Setup of v41:
Design ntt_bfu, start of the top module:
module ntt_bfu
(
    input                   clk,
    input                   rstn,
    input  [14-1:0] in1,
    input  [14-1:0] in2,
    input  [14-1:0] gamma,
    input                   op,
    output [14-1:0] out1,
    output [14-1:0] out2
);
make LEC_CHECK=0 ABC_AREA=1 CAP_MARGIN=10 CELL_PAD_IN_SITES_GLOBAL_PLACEMENT=2 CORE_ASPECT_RATIO=0.55 CORE_MARGIN=2 CORE_UTILIZATION=43 CTS_CLUSTER_SIZE=38 GPL_ROUTABILITY_DRIVEN=1 GPL_TIMING_DRIVEN=1 MIN_ROUTING_LAYER=met2 PLACE_DENSITY_LB_ADDON=0.17 SLEW_MARGIN=20 TNS_END_PERCENT=15 finish   # period 6.5 ns
run.sh (not shown) runs the stock make flow with config.mk's settings and CLKGATE_MAP_FILE=.
v41: all stages complete, timing, DRC and antenna checks passed
Modified inputs, v32 compared to v41
# v41
export LEC_CHECK = 0
export ABC_AREA = 1
export CAP_MARGIN = 10
export CELL_PAD_IN_SITES_GLOBAL_PLACEMENT = 2
export CORE_ASPECT_RATIO = 0.55
export CORE_MARGIN = 2
export CORE_UTILIZATION = 43
export CTS_CLUSTER_SIZE = 38
export GPL_ROUTABILITY_DRIVEN = 1
export GPL_TIMING_DRIVEN = 1
export MIN_ROUTING_LAYER = met2
export PLACE_DENSITY_LB_ADDON = 0.17
export SLEW_MARGIN = 20
export TNS_END_PERCENT = 15
create_clock -name core_clock -period 6.5 [get_ports {clk}]
# v32
export LEC_CHECK = 0
export CAP_MARGIN = 20
export CORE_MARGIN = 2
export CORE_UTILIZATION = 72
export SETUP_SLACK_MARGIN = -0.39
export SLEW_MARGIN = 20
create_clock -name core_clock -period 5.89 [get_ports {clk}]
Findings:
v32 -> stages 100% | layout checks FAIL | setup timing
Yosys stat chip area: v32 vs v41 down about 3.3%
Min vias after detailed routing across v41 and v32: v32
Of v41 and v32, v32 shows the higher setup violation total in the final timing report, with v41 below it.
Between v41 and v32, flop share of the area is higher for v32, v41 comes in under that.
Looking at v41 and v32, the clock-pin slew of the registers on the worst-case setup and hold paths is a wash.
The following lists how v44 was set up differently from v32:
# v32
export LEC_CHECK = 0
export CAP_MARGIN = 20
export CORE_MARGIN = 2
export CORE_UTILIZATION = 72
export SETUP_SLACK_MARGIN = -0.39
export SLEW_MARGIN = 20
create_clock -name core_clock -period 5.89 [get_ports {clk}]
# v44
export LEC_CHECK = 0
export CAP_MARGIN = 20
export CORE_MARGIN = 2
export CORE_UTILIZATION = 40
export PLACE_DENSITY = 0.6
export SLEW_MARGIN = 20
create_clock -name core_clock -period 6.5 [get_ports {clk}]
Notes after the runs:
Diff v32..v44 | sequential cell area fraction in the yosys report | unchanged
Delta (v44 minus v32): total clock buffers created by CTS saw an increase; routed wire length saw a decrease; global router's overall resource usage saw a decrease; last weighted congestion value of the routability-driven placer saw a decrease; period utilization saw a decrease.
v32 leaves less setup margin than v44.
Comparing the two runs side by side, v44 comes out ahead of v32 on worst setup slack for register-to-register paths.
Of v32 and v44, only v44 finishes the flow clean.
v44 vs v32, cell area after layout went up by 0.31%.
The run showing the smaller post-cts sizing count is v44.
#### Input delta (v5 over v44)
# v44
export LEC_CHECK = 0
export CAP_MARGIN = 20
export CORE_MARGIN = 2
export CORE_UTILIZATION = 40
export PLACE_DENSITY = 0.6
export SLEW_MARGIN = 20
create_clock -name core_clock -period 6.5 [get_ports {clk}]
# v5
export LEC_CHECK = 0
export ABC_AREA = 1
export CAP_MARGIN = 20
export CORE_MARGIN = 2
export CORE_UTILIZATION = 72
export PLACE_DENSITY = 0.6
export SLEW_MARGIN = 20
create_clock -name core_clock -period 4.26 [get_ports {clk}]
==> results <==
v5 | ERROR | 5_1_grt
Taking v44 as the reference point, the synthesized area of v5 rises by 1000 um2.
Diff v44 -> v5: detailed placement HPWL up about 27%, multiplexer share of the synthesized area down 2.3 points, final RePlAce weighted congestion up 6.4%, number of standard-cell rows in the floorplan down 24.
Per the comparison of v5 with v44, synthesized net count has increased; overall die height went down by about 24%; synthesis area per yosys went up; placed cell area grew by 3000 um2.

---

Setup of lagoon:
Starting RTL as in the previous note.
export LEC_CHECK = 0
export CAP_MARGIN = 20
export CELL_PAD_IN_SITES_GLOBAL_PLACEMENT = 2
export CORE_ASPECT_RATIO = 0.71
export CORE_MARGIN = 2
export CORE_UTILIZATION = 40
export CTS_CLUSTER_SIZE = 47
export GPL_ROUTABILITY_DRIVEN = 0
export PLACE_DENSITY = 0.6
export SLEW_MARGIN = 20
export TNS_END_PERCENT = 75
create_clock -name core_clock -period 10.7 [get_ports {clk}]
lagoon: done, clean on timing, DRC and antenna
Input changes introduced in umber (baseline for comparison: lagoon):
Settings: CTS_CLUSTER_SIZE no longer set, was 47; TNS_END_PERCENT no longer set, was 75; CORE_ASPECT_RATIO no longer set, was 0.71; GPL_ROUTABILITY_DRIVEN no longer set, was 0; CELL_PAD_IN_SITES_GLOBAL_PLACEMENT no longer set, was 2; the clock period (ns, I/O delays scaled along) now 6.4, was 10.7.
## What came out
Worst path required time: umber vs lagoon down 3.44 ns
Met3 layer wire length in the routed design, umber vs lagoon: up slightly
Highest-delay cell along the critical path: sky130_fd_sc_hd__o31ai_1 -> lagoon, sky130_fd_sc_hd__clkdlybuf4s50_1 -> umber
The setup slack number comes out lower for umber vs lagoon.
When umber is set beside lagoon, its non-filler instance count after layout turns out to be 58 larger.
Critical path buffer and inverter count is lower on lagoon
Here is what was changed in the inputs of onyx compared with umber.
Settings: putting TNS_END_PERCENT at 15 where nothing was set; clearing PLACE_DENSITY, which used to be 0.6; putting CORE_ASPECT_RATIO at 0.56 where nothing was set; putting CTS_CLUSTER_SIZE at 38 where nothing was set; swapping 6.4 for 6.5 in the clock period (ns, I/O delays scaled along).
==> comparison <==
Of umber and onyx, only umber finishes the flow clean.
To summarise onyx: no stage aborted, but the layout did not pass its checks, failing on negative setup slack.
Changes observed in onyx relative to umber: routed wire length went up by 6.8%; area fraction of clock buffers and clock inverters went down by 1.0 points; sequential share of cell area went up by 0.61 points.
| number of antenna violations at the first check in global routing | onyx vs umber | 6 higher |
umber → onyx: net total in the final layout dropped 17, cell area dropped 560 sq um, sum of negative setup slack dropped 0.11 ns, via count dropped about 1.1%, die area barely changed.
Of the two values seen for timing endpoint of the critical path, out2[13] was produced by onyx and out1[12] by umber.
Against umber, onyx comes in 3 lower on number of setup buffers added after CTS.
Setup changes, onyx to xenon
Settings: setting PLACE_DENSITY to 0.6 for the first time; changing CORE_UTILIZATION from 40 to 26; removing CTS_CLUSTER_SIZE (formerly 38); removing CORE_ASPECT_RATIO (formerly 0.56); removing TNS_END_PERCENT (formerly 15); changing the clock period (ns, I/O delays scaled along) from 6.5 to 9.51.
--- outcome ---
xenon vs onyx: final standard cell count with taps included and fillers excluded up by more than 10%
[compare] base=onyx new=xenon: count of clock-net buffers in the final layout went up about 4.6%.
The via count number comes out lower for xenon vs onyx.
xenon vs. onyx: smallest hold slack lower, utilization of the core after routing lower.
Number of antenna violations at the first check in global routing on xenon is down relative to onyx.
The highest routing layer actually used comes out met4 in one run and met5 in the other, namely in xenon and onyx respectively.
xenon: all stages complete, timing, DRC and antenna checks passed
Changes in quartz relative to xenon:
Settings: CTS_CLUSTER_SIZE newly set to 35; CORE_UTILIZATION changed from 26 to 70; the clock period (ns, I/O delays scaled along) changed from 9.51 to 5.89.
### Flow results
- | quartz | all stages done | FAIL | negative setup slack |
- Design area: quartz vs xenon up about 3%
- On quartz: layout-stage area growth over the synthesis result is 3.3 points higher than what xenon gave.
- Looking at quantity of gates resized following cts, quartz sits above xenon.
- The count of clock-buffer cells in the layout of quartz falls short of that of xenon by 7.4%.
- Summary of quartz over xenon: period utilization grew by 19 points, final weighted congestion of routability-driven global placement now sits higher.
- Going from xenon to quartz, the sequential share of layout area was found to have gone down by 1.1 points.
- In quartz relative to xenon, global-route wire length before repair had gone up by more than 10%.
- quartz vs. xenon: transition time at the pin with the least slew margin went up by 0.19 ns.
